==> inputs of exp/willow <==
// CORDIC_Top
module CORDIC_Top (
    input clk,
    input [31:0] target,
	 output [31:0] cos_x
);
	wire sign_intermediate[0:6];
	wire USE_SIN_intermediate[0:6];
	wire [32:0] angle_intermediate[0:6];
	wire [32:0] x_intermediate[0:6];
	wire [32:0] y_intermediate[0:6];
	wire [32:0] target_intermediate[0:6];
	wire [32:0] arctan[0:13];
	wire [7:0] ite[0:6];
	wire [32:0] x_init = 33'b01;
	wire [32:0] y_init = 33'b001;
	assign arctan[0]  = 33'b000011111010110110111011000000000;
	assign arctan[1]  = 33'b000001111111010101101110101010000;
	assign arctan[2]  = 33'b000000111111111010101011011110000;
	assign arctan[3]  = 33'b000000011111111111010101010111000;
	assign arctan[4]  = 33'b000000001111111111111010101010110;
	assign arctan[5]  = 33'b000000000111111111111111010101011;
	assign arctan[6]  = 33'b000000000011111111111111111010110;
	assign arctan[7]  = 33'b000000000001111111111111111111011;
	assign arctan[8]  = 33'b000000000000111111111111111111111;
	assign arctan[9]  = 33'b000000000000100000000000000000000;
	assign arctan[10] = 33'b000000000000010000000000000000000;
	assign arctan[11] = 33'b000000000000001000000000000000000;
	assign arctan[12] = 33'b000000000000000100000000000000000;
	assign arctan[13] = 33'b000000000000000010000000000000000;
	assign ite[0]  = 8'b00100011;
	assign ite[1]  = 8'b01000101;
	assign ite[2]  = 8'b01100111;
	assign ite[3]  = 8'b10001001;
	assign ite[4]  = 8'b10101011;
	assign ite[5]  = 8'b11001101;
	assign ite[6]  = 8'b11101111;
	reg init_sign;
	reg USE_SIN;
	wire [32:0] init_angle = 33'b000111011010110001100111000000000;
	reg [32:0] ext_target;
	reg [32:0] fin_target;
	always @* begin
		ext_target = { 1'b0 , target};
		USE_SIN = 0;
		if (ext_target > init_angle) begin
			if (ext_target > 33'b00111) begin
				fin_target = 33'b011001001000011111101101010100010 + (~ext_target + 1);
				init_sign = 1;
				USE_SIN = 1;
			end else begin
				init_sign = 1;
				fin_target = ext_target;
			end
		end
		else begin
			init_sign = 0;
			fin_target = ext_target;
		end
	end
	CORDIC_Stage stage1(
		 .clk(clk),
		 .sign_in(init_sign),
		 .USE_SIN_in(USE_SIN),
		 .ite(ite[0]),
		 .target_in(fin_target),
		 .arctan_in_1(arctan[0]),
  ...
==> flow/config.mk <==
export PLATFORM = sky130hd
export DESIGN_NAME = CORDIC_Top
export DESIGN_NICKNAME = CORDIC_Top
export VERILOG_FILES = /design/flow/design.v
export SDC_FILE = /design/flow/constraint.sdc
export NUM_CORES = 4
export LEC_CHECK = 0
export CAP_MARGIN = 20
export CELL_PAD_IN_SITES_GLOBAL_PLACEMENT = 0
export CORE_MARGIN = 2
export CORE_UTILIZATION = 72
export CTS_CLUSTER_SIZE = 52
export GPL_ROUTABILITY_DRIVEN = 1
export MAX_ROUTING_LAYER = met4
export PLACE_DENSITY_LB_ADDON = 0.01
export SETUP_SLACK_MARGIN = -0.62
export SLEW_MARGIN = 20
export TNS_END_PERCENT = 65
==> flow/constraint.sdc <==
create_clock -name core_clock -period 8.03 [get_ports {clk}]
set_input_delay 1.6060 -clock core_clock [delete_from_list [all_inputs] [get_ports {clk}]]
set_output_delay 1.6060 -clock core_clock [all_outputs]
set_load 0.01 [all_outputs]
run.sh (not shown) runs the stock make flow with config.mk's settings and CLKGATE_MAP_FILE=.
==> inputs of exp/garnet, as changes to exp/willow <==
CORE_UTILIZATION = 71   (was 72)
CTS_CLUSTER_SIZE = 40   (was 52)
PLACE_DENSITY_LB_ADDON = 0.04   (was 0.01)
SETUP_SLACK_MARGIN = not set   (was -0.62)
TNS_END_PERCENT = 5   (was 65)
==> flow/constraint.sdc (replaced) <==
create_clock -name core_clock -period 7.7 [get_ports {clk}]
set_input_delay 1.5400 -clock core_clock [delete_from_list [all_inputs] [get_ports {clk}]]
set_output_delay 1.5400 -clock core_clock [all_outputs]
set_load 0.01 [all_outputs]
==> inputs of exp/zinc, as changes to exp/willow <==
CELL_PAD_IN_SITES_GLOBAL_PLACEMENT = not set   (was 0)
CTS_CLUSTER_SIZE = 43   (was 52)
GPL_ROUTABILITY_DRIVEN = not set   (was 1)
MAX_ROUTING_LAYER = not set   (was met4)
PLACE_DENSITY_LB_ADDON = not set   (was 0.01)
SETUP_SLACK_MARGIN = -0.57   (was -0.62)
TNS_END_PERCENT = not set   (was 65)
==> flow/constraint.sdc (replaced) <==
create_clock -name core_clock -period 7.14 [get_ports {clk}]
set_input_delay 1.4280 -clock core_clock [delete_from_list [all_inputs] [get_ports {clk}]]
set_output_delay 1.4280 -clock core_clock [all_outputs]
set_load 0.01 [all_outputs]
==> qor summary <==
metric	exp/zinc	exp/garnet	exp/willow
Run status	did not finish	did not finish	failed layout checks
Last stage reached	clock tree synthesis	global routing	-
Reasons for failing layout checks	-	-	negative setup slack
Core area	83700 sq um	85000 sq um	83700 sq um
Total cell area at the placement stage	75700 sq um	71400 sq um	68900 sq um
Cell at the root of the clock tree	-	clkbuf_16	clkbuf_16
Cell count after synthesis	7232	7232	7232
Resized Gates After CTS	-	226	140
Chip area	86800 sq um	88000 sq um	86800 sq um
Weighted congestion reported at the end of routability-driven placement	1.02	0.993	1.01
Vertical die size	295 microns	297 microns	295 microns
Fraction of synthesized area in multiplexers	0.0679%	0.0679%	0.0679%
Number of levels in the clock H-tree	-	3	3
# rows	106	107	106
Total setup buffers inserted after CTS	-	10	13
CTS hold repair buffers	-	0	0
Placed cell count	10100	9503	9190
Number of buffers created by CTS	-	66	66
Initial cell density of the core	72.6%	71.5%	72.6%
Total number of clock tree sinks	-	572	572
Die X	295 microns	297 microns	295 microns
Maximum root-to-sink buffer count	-	3	3
Place WS	-2.19 ns	-1.17 ns	-1.34 ns
Sum of net half-perimeters after detailed placement	168 mm	148 mm	143 mm


==> run Z <==
CORDIC_Top again, from the RTL that the note above started with.
Settings: LEC_CHECK=0, ABC_AREA=1, CAP_MARGIN=10, CELL_PAD_IN_SITES_DETAIL_PLACEMENT=1, CELL_PAD_IN_SITES_GLOBAL_PLACEMENT=1, CORE_ASPECT_RATIO=0.68, CORE_MARGIN=10, CORE_UTILIZATION=27, GPL_ROUTABILITY_DRIVEN=0, HOLD_SLACK_MARGIN=0.12, MAX_ROUTING_LAYER=met4, SLEW_MARGIN=40, TNS_END_PERCENT=15; clock period 17.3 ns.
==> run P (differences from run Z) <==
ABC_AREA = default   (was 1)
CAP_MARGIN = 20   (was 10)
CELL_PAD_IN_SITES_DETAIL_PLACEMENT = default   (was 1)
CELL_PAD_IN_SITES_GLOBAL_PLACEMENT = default   (was 1)
CORE_ASPECT_RATIO = default   (was 0.68)
CORE_MARGIN = 2   (was 10)
CORE_UTILIZATION = 49   (was 27)
GPL_ROUTABILITY_DRIVEN = default   (was 0)
HOLD_SLACK_MARGIN = default   (was 0.12)
MAX_ROUTING_LAYER = default   (was met4)
SLEW_MARGIN = 20   (was 40)
TNS_END_PERCENT = default   (was 15)
==> flow/constraint.sdc (replaced) <==
create_clock -name core_clock -period 9.79 [get_ports {clk}]
set_input_delay 1.9580 -clock core_clock [delete_from_list [all_inputs] [get_ports {clk}]]
set_output_delay 1.9580 -clock core_clock [all_outputs]
set_load 0.01 [all_outputs]
==> qor summary <==
| quantity | run Z | run P |
|---|---|---|
| Outcome | finished clean | finished clean |
| Number of multi-input combinational cells in the layout | 6,181 | 5,757 |
| Max stage delay cell, worst path | dfxtp_1 | fa_1 |
| Max Clock Skew | 0.0300 ns | 0.0411 ns |
| Wire length on met2 | 76,500 µm | 71,700 µm |
| Startpoint of the tightest hold check path | stage3.target_q[5]$_DFF_P_ | stage1.target_q[25]$_DFF_P_ |
| Global-route wire length before repair | 325,000 µm | 260,000 µm |
| Sequential element share of the synthesized area | 0.188 | 0.188 |
| Final clock period utilization by the worst path | 0.686 | 0.965 |
| Clock latency at the later pin of the worst-skew pair | 0.68 ns | 0.67 ns |
| Post-CTS sizing | 0 | 14 |
| Clock-cell share of area | 0.0341 | 0.0377 |
